==> inputs of v14 <==
// RandomNumberGenerator
module RandomNumberGenerator(clk, rst, load, key_x, seed_r, seed_g, seed_b, Rout, Gout, Bout, Key_ready);
    input wire clk;
    input wire rst;
    input wire load;                  
    input wire [15:0] key_x;          
    input wire [15:0] seed_r;         
    input wire [15:0] seed_g;
    input wire [15:0] seed_b;
    output reg [7:0] Rout;
    output reg [7:0] Gout;
    output reg [7:0] Bout;
    output reg Key_ready;
    wire Rout_bit;
    wire Gout_bit;
    wire Bout_bit;
    reg[15:0] Rlfsr;
    reg[15:0] Glfsr;
    reg[15:0] Blfsr;
    reg [2:0] bit_count;
    wire Rfeedback_lfsr;
    wire Gfeedback_lfsr;
    wire Bfeedback_lfsr;
    wire Rout_lfsr;
    wire Gout_lfsr;
    wire Bout_lfsr;
    reg signed [15:0] x; 
    reg signed [31:0] x_square; 
    reg signed [31:0] x_mult;  
    reg signed [15:0] x_next;
    wire out_chaotic;
    assign Rfeedback_lfsr = Rlfsr[15] ^ Rlfsr[13] ^ Rlfsr[12] ^ Rlfsr[10]; 
    assign Gfeedback_lfsr = Glfsr[15] ^ Glfsr[13] ^ Glfsr[12] ^ Glfsr[10]; 
    assign Bfeedback_lfsr = Blfsr[15] ^ Blfsr[13] ^ Blfsr[12] ^ Blfsr[10]; 
    assign Rout_lfsr = Rlfsr[15];
    assign Gout_lfsr = Glfsr[15];
    assign Bout_lfsr = Blfsr[15];
    assign out_chaotic = x_next[15];
    assign Rout_bit = Rout_lfsr ^ out_chaotic;
    assign Gout_bit = Gout_lfsr ^ out_chaotic;
    assign Bout_bit = Bout_lfsr ^ out_chaotic;
    always @(posedge clk or posedge rst) begin
        if (rst) begin
            Rlfsr <= 16'b0000000000000001;
            Glfsr <= 16'b0000000000000010;
            Blfsr <= 16'b0000000000000011;
            x <= 16'sh7EF0;                          
            Rout <= 8'b0;
            Gout <= 8'b0;
            Bout <= 8'b0;
            Key_ready <= 0;
            bit_count <=0;
            x_square <= 0;
            x_next <= 0;
            x_mult <= 0;
        end
  ...
==> flow/config.mk <==
export PLATFORM = sky130hd
export DESIGN_NAME = RandomNumberGenerator
export DESIGN_NICKNAME = RandomNumberGenerator
export VERILOG_FILES = /design/flow/design.v
export SDC_FILE = /design/flow/constraint.sdc
export NUM_CORES = 4
export LEC_CHECK = 0
export ABC_AREA = 0
export CAP_MARGIN = 20
export CORE_MARGIN = 2
export CORE_UTILIZATION = 70
export CTS_CLUSTER_DIAMETER = 201
export CTS_CLUSTER_SIZE = 36
export HOLD_SLACK_MARGIN = -0.08
export SETUP_SLACK_MARGIN = 1.71
export SLEW_MARGIN = 20
==> flow/constraint.sdc <==
create_clock -name core_clock -period 5.87 [get_ports {clk}]
set_input_delay 1.1740 -clock core_clock [delete_from_list [all_inputs] [get_ports {clk}]]
set_output_delay 1.1740 -clock core_clock [all_outputs]
set_load 0.01 [all_outputs]
run.sh (not shown) runs the stock make flow with config.mk's settings and CLKGATE_MAP_FILE=.
==> v35: changes against v14 <==
Settings changed: ABC_AREA 0 to 1, SETUP_SLACK_MARGIN 1.71 to unset.
==> notes <==
In v14 the non-clock buffer count is higher than in v35, by 109.
In global-route usage, v35 and v14 hardly differ.
In v14 the utilization is higher than in v35, by 9.6 points.
Between v35 and v14, the lower die size is in v14 (gap about 7%, measured against v14).
v14 finished but fails on setup timing. v35 went through all stages and came out clean.
In v14 the setup slack is lower than in v35, by 420 ps.

========
==> run a <==
==> flow/design.v <==
module RandomNumberGenerator(clk, rst, load, key_x, seed_r, seed_g, seed_b, Rout, Gout, Bout, Key_ready);
    input wire clk;
    input wire rst;
    input wire load;                  
    input wire [15:0] key_x;          
    input wire [15:0] seed_r;         
    input wire [15:0] seed_g;
    input wire [15:0] seed_b;
    output reg [7:0] Rout;
    output reg [7:0] Gout;
    output reg [7:0] Bout;
    output reg Key_ready;
    wire Rout_bit;
    wire Gout_bit;
    wire Bout_bit;
    reg[15:0] Rlfsr;
    reg[15:0] Glfsr;
    reg[15:0] Blfsr;
    reg [2:0] bit_count;
    wire Rfeedback_lfsr;
    wire Gfeedback_lfsr;
    wire Bfeedback_lfsr;
    wire Rout_lfsr;
    wire Gout_lfsr;
    wire Bout_lfsr;
    reg signed [15:0] x; 
    reg signed [31:0] x_square; 
    reg signed [31:0] x_mult;  
    reg signed [15:0] x_next;
    wire out_chaotic;
    assign Rfeedback_lfsr = Rlfsr[15] ^ Rlfsr[13] ^ Rlfsr[12] ^ Rlfsr[10]; 
    assign Gfeedback_lfsr = Glfsr[15] ^ Glfsr[13] ^ Glfsr[12] ^ Glfsr[10]; 
    assign Bfeedback_lfsr = Blfsr[15] ^ Blfsr[13] ^ Blfsr[12] ^ Blfsr[10]; 
    assign Rout_lfsr = Rlfsr[15];
    assign Gout_lfsr = Glfsr[15];
    assign Bout_lfsr = Blfsr[15];
    assign out_chaotic = x_next[15];
    assign Rout_bit = Rout_lfsr ^ out_chaotic;
    assign Gout_bit = Gout_lfsr ^ out_chaotic;
    assign Bout_bit = Bout_lfsr ^ out_chaotic;
    always @(posedge clk or posedge rst) begin
        if (rst) begin
            Rlfsr <= 16'b0000000000000001;
            Glfsr <= 16'b0000000000000010;
            Blfsr <= 16'b0000000000000011;
            x <= 16'sh7EF0;                          
            Rout <= 8'b0;
            Gout <= 8'b0;
            Bout <= 8'b0;
            Key_ready <= 0;
            bit_count <=0;
            x_square <= 0;
            x_next <= 0;
            x_mult <= 0;
        end
        else if (load) begin
            Rlfsr <= seed_r;
            Glfsr <= seed_g;
            Blfsr <= seed_b;
            x <= key_x;
            Rout <= 8'b0;
            Gout <= 8'b0;
            Bout <= 8'b0;
            Key_ready <= 0;
            bit_count <=0;
            x_square <= 0;
            x_next <= 0;
            x_mult <= 0;
        end
        else begin
            Rlfsr <= {Rlfsr[14:0], Rfeedback_lfsr};
            Glfsr <= {Glfsr[14:0], Gfeedback_lfsr};
            Blfsr <= {Blfsr[14:0], Bfeedback_lfsr};
            Rout <= {Rout[6:0], Rout_bit};
            Gout <= {Gout[6:0], Gout_bit};
            Bout <= {Bout[6:0], Bout_bit};
            if (bit_count == 3'd7) begin
                Key_ready <= 1;   
                bit_count <= 0;
            end 
            else begin
                Key_ready <= 0;
                bit_count <= bit_count + 1;
            end
            x_square <= x * x;                        
            x_mult <= x_square <<< 1;                 
            x_next <= 16'sh7FFF - x_mult[30:15];      
            x <= x_next;
        end
    end
endmodule
==> flow/run.sh <==
#!/bin/bash
# the make line also repeats each setting of config.mk as NAME=value (left out here)
make -C /OpenROAD-flow-scripts/flow DESIGN_CONFIG=/design/flow/config.mk WORK_HOME=/design/flow/orfs CLKGATE_MAP_FILE= finish
==> flow/config.mk <==
export PLATFORM = sky130hd
export DESIGN_NAME = RandomNumberGenerator
export DESIGN_NICKNAME = RandomNumberGenerator
export VERILOG_FILES = /design/flow/design.v
export SDC_FILE = /design/flow/constraint.sdc
export NUM_CORES = 4
export LEC_CHECK = 0
export ABC_AREA = 0
export CAP_MARGIN = 20
export CELL_PAD_IN_SITES_DETAIL_PLACEMENT = 0
export CELL_PAD_IN_SITES_GLOBAL_PLACEMENT = 0
export CORE_ASPECT_RATIO = 0.62
export CORE_MARGIN = 2
export CORE_UTILIZATION = 72
export GPL_ROUTABILITY_DRIVEN = 1
export GPL_TIMING_DRIVEN = 1
export MAX_ROUTING_LAYER = met5
export MIN_ROUTING_LAYER = met1
export PLACE_DENSITY = 0.78
export SLEW_MARGIN = 20
export TNS_END_PERCENT = 100
==> flow/constraint.sdc <==
create_clock -name core_clock -period 5.7 [get_ports {clk}]
set_input_delay 1.1400 -clock core_clock [delete_from_list [all_inputs] [get_ports {clk}]]
set_output_delay 1.1400 -clock core_clock [all_outputs]
set_load 0.01 [all_outputs]
==> run b (differences from run a) <==
Settings changed: ABC_AREA 0 to 1, CELL_PAD_IN_SITES_DETAIL_PLACEMENT 0 to unset, CELL_PAD_IN_SITES_GLOBAL_PLACEMENT 0 to unset, CORE_ASPECT_RATIO 0.62 to unset, CORE_UTILIZATION 72 to 40, GPL_ROUTABILITY_DRIVEN 1 to unset, GPL_TIMING_DRIVEN 1 to 0, HOLD_SLACK_MARGIN set to 0.27, MAX_ROUTING_LAYER met5 to unset, MIN_ROUTING_LAYER met1 to unset, PLACE_DENSITY 0.78 to unset, TNS_END_PERCENT 100 to unset.
==> flow/constraint.sdc (replaced) <==
create_clock -name core_clock -period 10.0 [get_ports {clk}]
set_input_delay 2.0000 -clock core_clock [delete_from_list [all_inputs] [get_ports {clk}]]
set_output_delay 2.0000 -clock core_clock [all_outputs]
set_load 0.01 [all_outputs]
==> comparison table <==
Outcome: run a failed layout checks; run b timing/DRC/antenna clean
Reasons for failing layout checks: run a setup timing; run b -
Router iterations before antenna repair: run a 14; run b 5
Startpoint of the most critical setup path: run a x[13]; run b x[6]
Worst hold start: run a x_mult[18]; run b x_mult[27]
Final-layout fill cell count: run a 455; run b 3,429
Share of the core filled by cells before placement: run a 74.1%; run b 40.6%
Count of placed standard cells including taps: run a 1,638; run b 2,226
Worst setup margin: run a -0.684 ns; run b 3.34 ns
Compound-cell area share of the yosys netlist: run a 2.83%; run b 2.73%
NumNets Final: run a 1,830; run b 2,165
Top routing layer in use: run a met4; run b met5
Adder-cell share of the synthesized area: run a 42.3%; run b 39.4%
Clock buffer count in the final layout: run a 21; run b 19
Total number of tap cells: run a 240; run b 455
Post-layout util: run a 94.6%; run b 46.7%
Tally of OpenROAD warnings: run a 35; run b 33
Final worst-path cycle share: run a 112%; run b 66.6%
Die span in y: run a 110 um; run b 191 um
First-pass GRT wire length: run a 60,800 um; run b 57,300 um
Chip area: run a 19,300 um2; run b 36,600 um2
Post-Syn Instances: run a 1,217; run b 1,680
Pre-CTS WS: run a -0.848 ns; run b 3.36 ns

========
==> inputs of try-delta <==
RTL: the design.v shown in full above, as it stands there.
Settings: LEC_CHECK=0, ABC_AREA=1, CAP_MARGIN=0, CORE_MARGIN=2, CORE_UTILIZATION=23, CTS_CLUSTER_SIZE=40, GPL_ROUTABILITY_DRIVEN=0, GPL_TIMING_DRIVEN=0, HOLD_SLACK_MARGIN=0.2, SLEW_MARGIN=10, TNS_END_PERCENT=5; clock period 10.0 ns.
==> try-garnet: changes against try-delta <==
==> flow/config.mk (replaced) <==
export PLATFORM = sky130hd
export DESIGN_NAME = RandomNumberGenerator
export DESIGN_NICKNAME = RandomNumberGenerator
export VERILOG_FILES = /design/flow/design.v
export SDC_FILE = /design/flow/constraint.sdc
export NUM_CORES = 4
export LEC_CHECK = 0
export CAP_MARGIN = 20
export CORE_ASPECT_RATIO = 0.5
export CORE_MARGIN = 8
export CORE_UTILIZATION = 58
export SETUP_SLACK_MARGIN = 1.62
export SLEW_MARGIN = 20
export TNS_END_PERCENT = 5
==> try-yarrow: changes against try-delta <==
==> flow/config.mk (replaced) <==
export PLATFORM = sky130hd
export DESIGN_NAME = RandomNumberGenerator
export DESIGN_NICKNAME = RandomNumberGenerator
export VERILOG_FILES = /design/flow/design.v
export SDC_FILE = /design/flow/constraint.sdc
export NUM_CORES = 4
export LEC_CHECK = 0
export ABC_AREA = 1
export CAP_MARGIN = 20
export CORE_MARGIN = 2
export CORE_UTILIZATION = 71
export PLACE_DENSITY_LB_ADDON = 0.2
export SLEW_MARGIN = 20
==> flow/constraint.sdc (replaced) <==
create_clock -name core_clock -period 5.28 [get_ports {clk}]
set_input_delay 1.0560 -clock core_clock [delete_from_list [all_inputs] [get_ports {clk}]]
set_output_delay 1.0560 -clock core_clock [all_outputs]
set_load 0.01 [all_outputs]
==> comparison table <==
metric                                                            try-delta                  try-yarrow               try-garnet
Number of signal-net inverters in the final layout                      455                         455                      314
Xor/xnor cell area share of the yosys netlist                        0.0137                      0.0137                   0.0268
Wire length of the first global-routing pass                       57900 µm                    76000 µm                 46400 µm
Outcome                                             complete, no violations  complete, but fails checks  complete, no violations
Violated checks                                                           -        negative setup slack                        -
Post-CTS setup repair buffer count                                        0                          37                        0
Number of non-clock buffers in the layout                               142                         277                       93
Skew-Pair Late Insertion Delay                                       420 ps                      440 ps                   440 ps
Most numerous cell on the critical path               sky130_fd_sc_hd__fa_1      sky130_fd_sc_hd__inv_1    sky130_fd_sc_hd__fa_1
Fill count                                                             6488                         632                     1684
FF/Latch Area                                                   0.00352 mm²                 0.00353 mm²              0.00352 mm²
Mapped Area                                                      0.0140 mm²                  0.0140 mm²               0.0131 mm²

========
==> raven <==
RTL: the design.v shown in full above, as it stands there.
make LEC_CHECK=0 ABC_AREA=1 CAP_MARGIN=20 CORE_MARGIN=2 CORE_UTILIZATION=72 CTS_CLUSTER_DIAMETER=202 HOLD_SLACK_MARGIN=-0.1 PLACE_DENSITY=0.8 SLEW_MARGIN=20 finish   # period 5.94 ns
==> zinc: changes against raven <==
Settings changed: ABC_AREA 1 to not set, CORE_UTILIZATION 72 to 40, CTS_CLUSTER_DIAMETER 202 to not set, HOLD_SLACK_MARGIN -0.1 to not set, PLACE_DENSITY 0.8 to not set.
==> flow/constraint.sdc (replaced) <==
create_clock -name core_clock -period 10.0 [get_ports {clk}]
set_input_delay 2.0000 -clock core_clock [delete_from_list [all_inputs] [get_ports {clk}]]
set_output_delay 2.0000 -clock core_clock [all_outputs]
set_load 0.01 [all_outputs]
==> pepper: changes against raven <==
Settings changed: CTS_CLUSTER_DIAMETER 202 to not set, CTS_CLUSTER_SIZE set to 99, HOLD_SLACK_MARGIN -0.1 to not set, PLACE_DENSITY 0.8 to not set, SETUP_SLACK_MARGIN set to -0.1.
==> flow/constraint.sdc (replaced) <==
create_clock -name core_clock -period 5.69 [get_ports {clk}]
set_input_delay 1.1380 -clock core_clock [delete_from_list [all_inputs] [get_ports {clk}]]
set_output_delay 1.1380 -clock core_clock [all_outputs]
set_load 0.01 [all_outputs]
==> cedar: changes against raven <==
Settings changed: CTS_CLUSTER_DIAMETER 202 to 317, CTS_CLUSTER_SIZE set to 99, HOLD_SLACK_MARGIN -0.1 to not set, PLACE_DENSITY 0.8 to 0.42, SETUP_SLACK_MARGIN set to -0.1.
==> flow/constraint.sdc (replaced) <==
create_clock -name core_clock -period 4.5 [get_ports {clk}]
set_input_delay 0.9000 -clock core_clock [delete_from_list [all_inputs] [get_ports {clk}]]
set_output_delay 0.9000 -clock core_clock [all_outputs]
set_load 0.01 [all_outputs]
==> results.py <==
# Auto-generated metrics
metrics = {
    "run_status": {
        "outcome": "timing/DRC/antenna clean",
    },
    "die": {
        "core_um2": 19300,
        "dieArea_um2": 20600,
        "initCoreUtil_pct": 72.8,
    },
    "synth": {
        "common_cells": "inv_1, nand2_1, fa_1",
    },
    "critical_path": {
        "cp_cell_sequence": "nand2_1 > fa_1 > inv_1 > fa_1 > inv_1 > fa_1 > inv_1 > fa_2 > fa_1 > inv_1 > fa_1 > inv_1 > ha_1 > nand2_1 > nand2_1 > nand2_1 > nand2_1 > nand2_1 > nand2_1 > a21oi_1 > nand2_1 > xnor2_2 > buf_4 > nor2_1",
    },
    "placement": {
        "place_ws_ns": 0.0677,
    },
    "route": {
        "dr_wl_met2_um": 16300,
    },
    "layout": {
        "nClkBuffers": 19,
    },
}
-- figures above: raven

==> results.py <==
# Auto-generated metrics
metrics = {
    "sta": {
        "setup_viol": 1,
        "finalWorstSetupSlack_ns": -0.0226,
    },
    "run_status": {
        "violations": "negative setup slack",
        "outcome": "finished with violations",
    },
    "placement": {
        "place_ws_ns": -0.0577,
    },
    "route": {
        "dr_wl_met2_um": 16900,
    },
    "die": {
        "dieArea_um2": 20600,
        "core_um2": 19300,
        "initCoreUtil_pct": 72.8,
    },
    "synth": {
        "common_cells": "inv_1, nand2_1, fa_1",
    },
}
-- figures above: pepper

==> results.py <==
# Physical implementation metrics
metrics = {
    "die": {
        "dieArea_um2": 20600,
        "core_um2": 19300,
        "initCoreUtil_pct": 72.8,
    },
    "placement": {
        "place_ws_ns": -1.13,
    },
    "run_status": {
        "flow.stopped_at": "5_1_grt",
        "error": "[ERROR GRT-0232] Routing congestion too high. Check the congestion heatmap in the GUI.",
        "outcome": "stopped before the end",
    },
    "synth": {
        "common_cells": "inv_1, nand2_1, fa_1",
    },
}
-- figures above: cedar

==> results.py <==
# Auto-generated metrics
metrics = {
    "layout": {
        "nClkBuffers": 19,
        "seq_cells": 140,
    },
    "placement": {
        "place_ws_ns": 3.20,
    },
    "critical_path": {
        "cp_cell_sequence": "inv_1 > nor2_1 > fa_1 > inv_1 > fa_1 > inv_1 > fa_1 > fa_1 > fa_1 > fa_1 > ha_1 > and3_1 > a22o_1 > a21oi_2 > a211oi_4 > o41ai_2 > mux2_1",
    },
    "die": {
        "initCoreUtil_pct": 40.4,
        "dieArea_um2": 34100,
    },
    "route": {
        "dr_wl_met2_um": 12900,
    },
    "run_status": {
        "outcome": "timing/DRC/antenna clean",
    },
}
-- figures above: zinc

